==> flow/design.v <==
module TM_ALU (
    input  wire        clk,
    input  wire        reset,
    input  wire [7:0]  AvgTxLen,
    input  wire [7:0]  InstExed,
    input  wire [7:0]  CurTxLen,
    output wire [7:0]  AvgTxLen_new,
    output wire [7:0]  InstExed_new
);
    reg [15:0] mac_result;  
    reg [7:0]  inc_result;
    reg [15:0] mac_reg;     
    reg [7:0]  inc_reg;      
    reg [7:0]  AvgTxLen_reg;  
    always @(posedge clk) begin
        if (reset) begin
            mac_reg      <= 0;
            inc_reg      <= 0;
            AvgTxLen_reg <= 0;
        end else begin
            mac_result     <= AvgTxLen * InstExed;
            mac_reg      <= mac_result + CurTxLen;
            inc_result     <= InstExed + 1;
            inc_reg      <= inc_result;
            AvgTxLen_reg <= AvgTxLen;  
        end
    end
    reg [7:0] AvgTxLen_new_reg;
    always @(posedge clk) begin
        if (reset) begin
            AvgTxLen_new_reg <= 0;
        end else begin
            if (inc_reg == 0) begin  
                AvgTxLen_new_reg <= 0;
            end else begin
                AvgTxLen_new_reg <= mac_reg / inc_reg;
            end
        end
    end
    assign AvgTxLen_new  = AvgTxLen_new_reg;
    assign InstExed_new = (reset) ? 8'b0 : AvgTxLen_reg;  
endmodule
==> flow/config.mk <==
export PLATFORM = sky130hd
export DESIGN_NAME = TM_ALU
export DESIGN_NICKNAME = TM_ALU
export VERILOG_FILES = /design/flow/design.v
export SDC_FILE = /design/flow/constraint.sdc
export NUM_CORES = 4
export LEC_CHECK = 0
export CAP_MARGIN = 20
export CORE_MARGIN = 2
export CORE_UTILIZATION = 72
export CTS_CLUSTER_DIAMETER = 354
export CTS_CLUSTER_SIZE = 22
export HOLD_SLACK_MARGIN = 0.29
export MAX_ROUTING_LAYER = met4
export SETUP_SLACK_MARGIN = -1.24
export SLEW_MARGIN = 20
==> flow/constraint.sdc <==
create_clock -name core_clock -period 16.3 [get_ports {clk}]
set_input_delay 3.2600 -clock core_clock [delete_from_list [all_inputs] [get_ports {clk}]]
set_output_delay 3.2600 -clock core_clock [all_outputs]
set_load 0.01 [all_outputs]
run.sh (not shown) runs the stock make flow with config.mk's settings and CLKGATE_MAP_FILE=.
The starting point failed in clock tree synthesis (4_1_cts).
Edit:
ABC_AREA = 1   (was unset)
CORE_UTILIZATION = 58   (was 72)
CTS_CLUSTER_DIAMETER = unset   (was 354)
CTS_CLUSTER_SIZE = unset   (was 22)
HOLD_SLACK_MARGIN = unset   (was 0.29)
MAX_ROUTING_LAYER = unset   (was met4)
SETUP_SLACK_MARGIN = unset   (was -1.24)
clock period = 24.7 ns   (was 16.3 ns; I/O delays follow)
What happened: The changed run ran to the end with no violations; synthesized cell count rose by 26%; die size rose by 27%; synthesized area rose by 2.8%.
Edit:
ABC_AREA = unset   (was 1)
CORE_UTILIZATION = 17   (was 58)
clock period = 29.0 ns   (was 24.7 ns; I/O delays follow)
Result: Routed wire length went up by 9.6%; design area barely changes; worst hold slack gets worse by 0.0040 ns; first-iteration DRC count climbs by 43%; die area rises to 3.2 times its value; setup slack gets better by 0.17 ns; area after synthesis goes down by 2.7%; critical path depth came out lower by 51.

---

// TM_ALU: RTL as listed in full above, without the edits since
clock: 21.3 ns
lec_check: 0
abc_area: 1
cap_margin: 20
core_margin: 2
core_utilization: 68
cts_cluster_diameter: 263
cts_cluster_size: 74
slew_margin: 20
tns_end_percent: 5
The first run died in 5_1_grt (GRT-0232).
Change:
--- a/flow/config.mk
+++ b/flow/config.mk
@@ -10 +10 @@
-export CORE_MARGIN = 2
+export CORE_MARGIN = 5
@@ -12,2 +12,3 @@
-export CTS_CLUSTER_DIAMETER = 263
-export CTS_CLUSTER_SIZE = 74
+export HOLD_SLACK_MARGIN = 0.06
+export PLACE_DENSITY = 0.42
+export SETUP_SLACK_MARGIN = -2.0
@@ -15 +15,0 @@
-export TNS_END_PERCENT = 5
==> flow/constraint.sdc (replaced) <==
create_clock -name core_clock -period 30.0 [get_ports {clk}]
set_input_delay 6.0000 -clock core_clock [delete_from_list [all_inputs] [get_ports {clk}]]
set_output_delay 6.0000 -clock core_clock [all_outputs]
set_load 0.01 [all_outputs]
After rerunning: With this change the flow finished with timing, DRC and antenna clean; area after synthesis stays the same; die area grows by roughly a tenth; synthesized cell count stays the same.
Change:
--- a/flow/config.mk
+++ b/flow/config.mk
@@ -8 +7,0 @@
-export ABC_AREA = 1
@@ -10,5 +9,2 @@
-export CORE_MARGIN = 5
-export CORE_UTILIZATION = 68
-export HOLD_SLACK_MARGIN = 0.06
-export PLACE_DENSITY = 0.42
-export SETUP_SLACK_MARGIN = -2.0
+export CORE_MARGIN = 2
+export CORE_UTILIZATION = 58
==> flow/constraint.sdc (replaced) <==
create_clock -name core_clock -period 16.2 [get_ports {clk}]
set_input_delay 3.2400 -clock core_clock [delete_from_list [all_inputs] [get_ports {clk}]]
set_output_delay 3.2400 -clock core_clock [all_outputs]
set_load 0.01 [all_outputs]
With this change the flow failed in 5_1_grt.
Synthesized area goes down by 2.7%.
Die area increases by 3.4%.
Synthesized cell count drops by 21%.
Change:
--- a/flow/config.mk
+++ b/flow/config.mk
@@ -10 +10,2 @@
-export CORE_UTILIZATION = 58
+export CORE_UTILIZATION = 66
+export SETUP_SLACK_MARGIN = -1.87
==> flow/constraint.sdc (replaced) <==
create_clock -name core_clock -period 24.3 [get_ports {clk}]
set_input_delay 4.8600 -clock core_clock [delete_from_list [all_inputs] [get_ports {clk}]]
set_output_delay 4.8600 -clock core_clock [all_outputs]
set_load 0.01 [all_outputs]
Outcome: The new run did not get past 5_1_grt with DPL-0038; synthesized area stays the same; synthesized cell count does not change; die area falls by 12%.
Change:
--- a/flow/config.mk
+++ b/flow/config.mk
@@ -10,2 +10,3 @@
-export CORE_UTILIZATION = 66
-export SETUP_SLACK_MARGIN = -1.87
+export CORE_UTILIZATION = 40
+export HOLD_SLACK_MARGIN = -0.07
+export PLACE_DENSITY_LB_ADDON = 0.06
==> flow/constraint.sdc (replaced) <==
create_clock -name core_clock -period 30.0 [get_ports {clk}]
set_input_delay 6.0000 -clock core_clock [delete_from_list [all_inputs] [get_ports {clk}]]
set_output_delay 6.0000 -clock core_clock [all_outputs]
set_load 0.01 [all_outputs]
The new run finished with timing, DRC and antenna clean.
Synthesized cell count is unchanged.
Area after synthesis does not change.
Die area grows by 63%.
Change:
--- a/flow/config.mk
+++ b/flow/config.mk
@@ -7,0 +8 @@
+export ABC_AREA = 1
@@ -9,4 +10,5 @@
-export CORE_MARGIN = 2
-export CORE_UTILIZATION = 40
-export HOLD_SLACK_MARGIN = -0.07
-export PLACE_DENSITY_LB_ADDON = 0.06
+export CORE_MARGIN = 5
+export CORE_UTILIZATION = 67
+export CTS_CLUSTER_DIAMETER = 333
+export HOLD_SLACK_MARGIN = 0.06
+export SETUP_SLACK_MARGIN = -2.0
The changed run passed the timing, DRC and antenna checks.
Synthesized area is higher by a few percent.
Design area is lower by a little under a tenth.
Setup slack gets worse by 0.17 ns.
Cell count is higher by a few percent.
Routed wire length is lower by about a fifth.
Critical path depth is higher by 46.
Global-route usage is higher by 4.6 points.
Hold slack hardly moves.
Count of clock-buffer cells in the layout does not change.

---

RTL: the design.v shown in full above, as it stands there.
clock: 40.7 ns
lec_check: 0
cap_margin: 35
cell_pad_in_sites_detail_placement: 2
core_aspect_ratio: 0.6
core_margin: 6
core_utilization: 40
cts_cluster_diameter: 98
hold_slack_margin: -0.07
place_density_lb_addon: 0.06
setup_slack_margin: -2.0
slew_margin: 15
Then changed:
==> flow/config.mk (replaced) <==
export PLATFORM = sky130hd
export DESIGN_NAME = TM_ALU
export DESIGN_NICKNAME = TM_ALU
export VERILOG_FILES = /design/flow/design.v
export SDC_FILE = /design/flow/constraint.sdc
export NUM_CORES = 4
export LEC_CHECK = 0
export CAP_MARGIN = 20
export CORE_MARGIN = 2
export CORE_UTILIZATION = 40
export SLEW_MARGIN = 20
==> flow/constraint.sdc (replaced) <==
create_clock -name core_clock -period 30.0 [get_ports {clk}]
set_input_delay 6.0000 -clock core_clock [delete_from_list [all_inputs] [get_ports {clk}]]
set_output_delay 6.0000 -clock core_clock [all_outputs]
set_load 0.01 [all_outputs]
Global-route usage went down by 4.2 points.
Via count is about the same.
Routed wire length went down by 24%.
Hold slack loses 0.016 ns.

---

== v42 ==
Starts from the design.v that is shown in full above.
clock: 30.0 ns
lec_check: 0
abc_area: 1
cap_margin: 5
core_margin: 2
core_utilization: 40
cts_cluster_diameter: 346
cts_cluster_size: 49
hold_slack_margin: -0.09
place_density_lb_addon: 0.01
slew_margin: 20
tns_end_percent: 35
The final layout from v42, which completed every stage, passed the timing, DRC and antenna checks at the end of the flow.
For v3, these inputs were changed with respect to v42:
# v42
export LEC_CHECK = 0
export ABC_AREA = 1
export CAP_MARGIN = 5
export CORE_MARGIN = 2
export CORE_UTILIZATION = 40
export CTS_CLUSTER_DIAMETER = 346
export CTS_CLUSTER_SIZE = 49
export HOLD_SLACK_MARGIN = -0.09
export PLACE_DENSITY_LB_ADDON = 0.01
export SLEW_MARGIN = 20
export TNS_END_PERCENT = 35
create_clock -name core_clock -period 30.0 [get_ports {clk}]
# v3
export LEC_CHECK = 0
export ABC_AREA = 1
export CAP_MARGIN = 20
export CORE_MARGIN = 2
export CORE_UTILIZATION = 70
export SLEW_MARGIN = 20
create_clock -name core_clock -period 14.3 [get_ports {clk}]
==> comparison <==
No final results exist for v3, since it was stopped by error DPL-0038 during 4_1_cts.
Total cell area at the placement stage in v3 is 21% higher than in v42
Against v42, v3 comes in 39 um lower on die extent in x.
v42 -> v3: number of distinct library cells after synthesis delta 0, exact match
v42 and v3 ended up with roughly the same count of boundary I/O pins.
Reported for v3 and v42, portion of the post-synthesis area used by sequential elements turned out identical to the last digit.
Die area (v3 over v42): decrease, 42%
Changes observed in v3 relative to v42: total placed cells including tap cells climbed about 9%, placeable core region now smaller, combined area of all synthesized cells saw little to no change, floorplan-stage core utilization increased 31 points.
The placement-stage worst setup slack in v3 sits 11.82 ns below the value recorded for v42.
Here is what was changed in the inputs of v33 compared with v3.
# v3
export LEC_CHECK = 0
export ABC_AREA = 1
export CAP_MARGIN = 20
export CORE_MARGIN = 2
export CORE_UTILIZATION = 70
export SLEW_MARGIN = 20
create_clock -name core_clock -period 14.3 [get_ports {clk}]
# v33
export LEC_CHECK = 0
export ABC_AREA = 1
export CAP_MARGIN = 20
export CORE_MARGIN = 2
export CORE_UTILIZATION = 72
export PLACE_DENSITY = 0.4
export SETUP_SLACK_MARGIN = -1.36
export SLEW_MARGIN = 20
create_clock -name core_clock -period 27.6 [get_ports {clk}]
Findings:
On compound-cell area share of the yosys netlist, v3 and v33 are neck and neck. v33: no failed stages, no open violations at the end. Per the comparison of v33 with v3, post-synth net total comparable, worst setup slack after placement now larger, total die area now smaller, standard cell area after detailed placement now smaller, number of instances in the placed design now smaller. Total number of placement rows in v33 is 1 lower than in v3.
Here is what was changed in the inputs of v39 compared with v33.
# v33
export LEC_CHECK = 0
export ABC_AREA = 1
export CAP_MARGIN = 20
export CORE_MARGIN = 2
export CORE_UTILIZATION = 72
export PLACE_DENSITY = 0.4
export SETUP_SLACK_MARGIN = -1.36
export SLEW_MARGIN = 20
create_clock -name core_clock -period 27.6 [get_ports {clk}]
# v39
export LEC_CHECK = 0
export ABC_AREA = 1
export CAP_MARGIN = 20
export CORE_MARGIN = 2
export CORE_UTILIZATION = 72
export PLACE_DENSITY = 0.82
export SLEW_MARGIN = 20
create_clock -name core_clock -period 14.3 [get_ports {clk}]
### Flow results
- Reported for v39 and v33, number of nets in the synthesized netlist turned out identical to the last digit.
- For share of synthesized cell area in and-or and or-and compound cells, v39 and v33 come out practically identical.
- Between v33 and v39, the synthesized area figures differ only marginally.
- From v33 to v39, synthesized cell count did not move at all.
- Re starting utilization of the core area: no difference whatsoever between v33 and v39.
- The final reports for v39 and v33 show total placed cells including tap cells higher in the former.
- Post-placement worst setup slack: lower on v39
- Relative to v33, v39 degrades half-perimeter wire length after detailed placement.
- The flow did not stop early for v33: all stages ran, and the layout cleared the timing, DRC and antenna checks.
- As the logs show, v39 stopped at 4_1_cts after a tool error, so it never reached the end of the flow.

---

RTL: the design.v shown in full above, as it stands there.
clock: 40.7 ns
lec_check: 0
cap_margin: 35
cell_pad_in_sites_detail_placement: 2
core_margin: 7
core_utilization: 40
cts_cluster_diameter: 270
hold_slack_margin: -0.07
place_density_lb_addon: 0.06
setup_slack_margin: -2.0
slew_margin: 15
The starting point went through all stages and came out clean.
Edit:
==> flow/config.mk (replaced) <==
export PLATFORM = sky130hd
export DESIGN_NAME = TM_ALU
export DESIGN_NICKNAME = TM_ALU
export VERILOG_FILES = /design/flow/design.v
export SDC_FILE = /design/flow/constraint.sdc
export NUM_CORES = 4
export LEC_CHECK = 0
export CAP_MARGIN = 20
export CORE_MARGIN = 2
export CORE_UTILIZATION = 50
export SETUP_SLACK_MARGIN = 4.39
export SLEW_MARGIN = 20
==> flow/constraint.sdc (replaced) <==
create_clock -name core_clock -period 16.2 [get_ports {clk}]
set_input_delay 3.2400 -clock core_clock [delete_from_list [all_inputs] [get_ports {clk}]]
set_output_delay 3.2400 -clock core_clock [all_outputs]
set_load 0.01 [all_outputs]
Outcome:
- The new run finished but fails on negative setup slack
- flip-flop count is unchanged
- wire length rose by 4.8%
- worst setup slack gets worse by 17000 ps
- maximum frequency increases by 29%
- final area came out higher by 39%
- critical path depth climbs by 1
- global-route usage rises by 9.3 points
- synthesized area does not change
- worst hold slack barely changes
Edit:
--- a/flow/config.mk
+++ b/flow/config.mk
@@ -9,4 +9,5 @@
 export CORE_MARGIN = 2
-export CORE_UTILIZATION = 50
-export SETUP_SLACK_MARGIN = 4.39
+export CORE_UTILIZATION = 65
+export CTS_CLUSTER_DIAMETER = 354
+export SETUP_SLACK_MARGIN = -1.24
 export SLEW_MARGIN = 20
==> flow/constraint.sdc (replaced) <==
create_clock -name core_clock -period 16.3 [get_ports {clk}]
set_input_delay 3.2600 -clock core_clock [delete_from_list [all_inputs] [get_ports {clk}]]
set_output_delay 3.2600 -clock core_clock [all_outputs]
set_load 0.01 [all_outputs]
Outcome: The changed run stopped in 4_1_cts with DPL-0038. Synthesized cell count does not change. Synthesized area is unchanged. Die size drops by 22%.
Edit:
--- a/flow/config.mk
+++ b/flow/config.mk
@@ -7,7 +7,6 @@
 export LEC_CHECK = 0
+export ABC_AREA = 1
 export CAP_MARGIN = 20
 export CORE_MARGIN = 2
-export CORE_UTILIZATION = 65
-export CTS_CLUSTER_DIAMETER = 354
-export SETUP_SLACK_MARGIN = -1.24
+export CORE_UTILIZATION = 72
 export SLEW_MARGIN = 20
==> flow/constraint.sdc (replaced) <==
create_clock -name core_clock -period 43.8 [get_ports {clk}]
set_input_delay 8.7600 -clock core_clock [delete_from_list [all_inputs] [get_ports {clk}]]
set_output_delay 8.7600 -clock core_clock [all_outputs]
set_load 0.01 [all_outputs]
The changed run finished clean.
Die size drops by 7.0%.
Area after synthesis grows by 2.8%.
Synthesized cell count increases by 26%.
Edit:
--- a/flow/config.mk
+++ b/flow/config.mk
@@ -11,2 +11,5 @@
 export CORE_UTILIZATION = 72
+export CTS_CLUSTER_DIAMETER = 242
+export PLACE_DENSITY = 0.65
+export SETUP_SLACK_MARGIN = -0.87
 export SLEW_MARGIN = 20
==> flow/constraint.sdc (replaced) <==
create_clock -name core_clock -period 27.1 [get_ports {clk}]
set_input_delay 5.4200 -clock core_clock [delete_from_list [all_inputs] [get_ports {clk}]]
set_output_delay 5.4200 -clock core_clock [all_outputs]
set_load 0.01 [all_outputs]
After rerunning:
- The new run finished clean
- setup slack got worse by 13000 ps
- die area does not change
- via count came out higher by a few percent
- clock-buffer cell count came out higher by 2
- non-clock buffer count came out higher by 32
- final cell count came out higher slightly
Edit:
--- a/flow/config.mk
+++ b/flow/config.mk
@@ -11,5 +11,4 @@
 export CORE_UTILIZATION = 72
-export CTS_CLUSTER_DIAMETER = 242
-export PLACE_DENSITY = 0.65
-export SETUP_SLACK_MARGIN = -0.87
+export CTS_CLUSTER_SIZE = 75
+export SETUP_SLACK_MARGIN = 3.74
 export SLEW_MARGIN = 20
==> flow/constraint.sdc (replaced) <==
create_clock -name core_clock -period 14.3 [get_ports {clk}]
set_input_delay 2.8600 -clock core_clock [delete_from_list [all_inputs] [get_ports {clk}]]
set_output_delay 2.8600 -clock core_clock [all_outputs]
set_load 0.01 [all_outputs]
This time the run did not get past 4_1_cts, error DPL-0038; area after synthesis is unchanged; die size does not change; synthesized cell count stays the same.
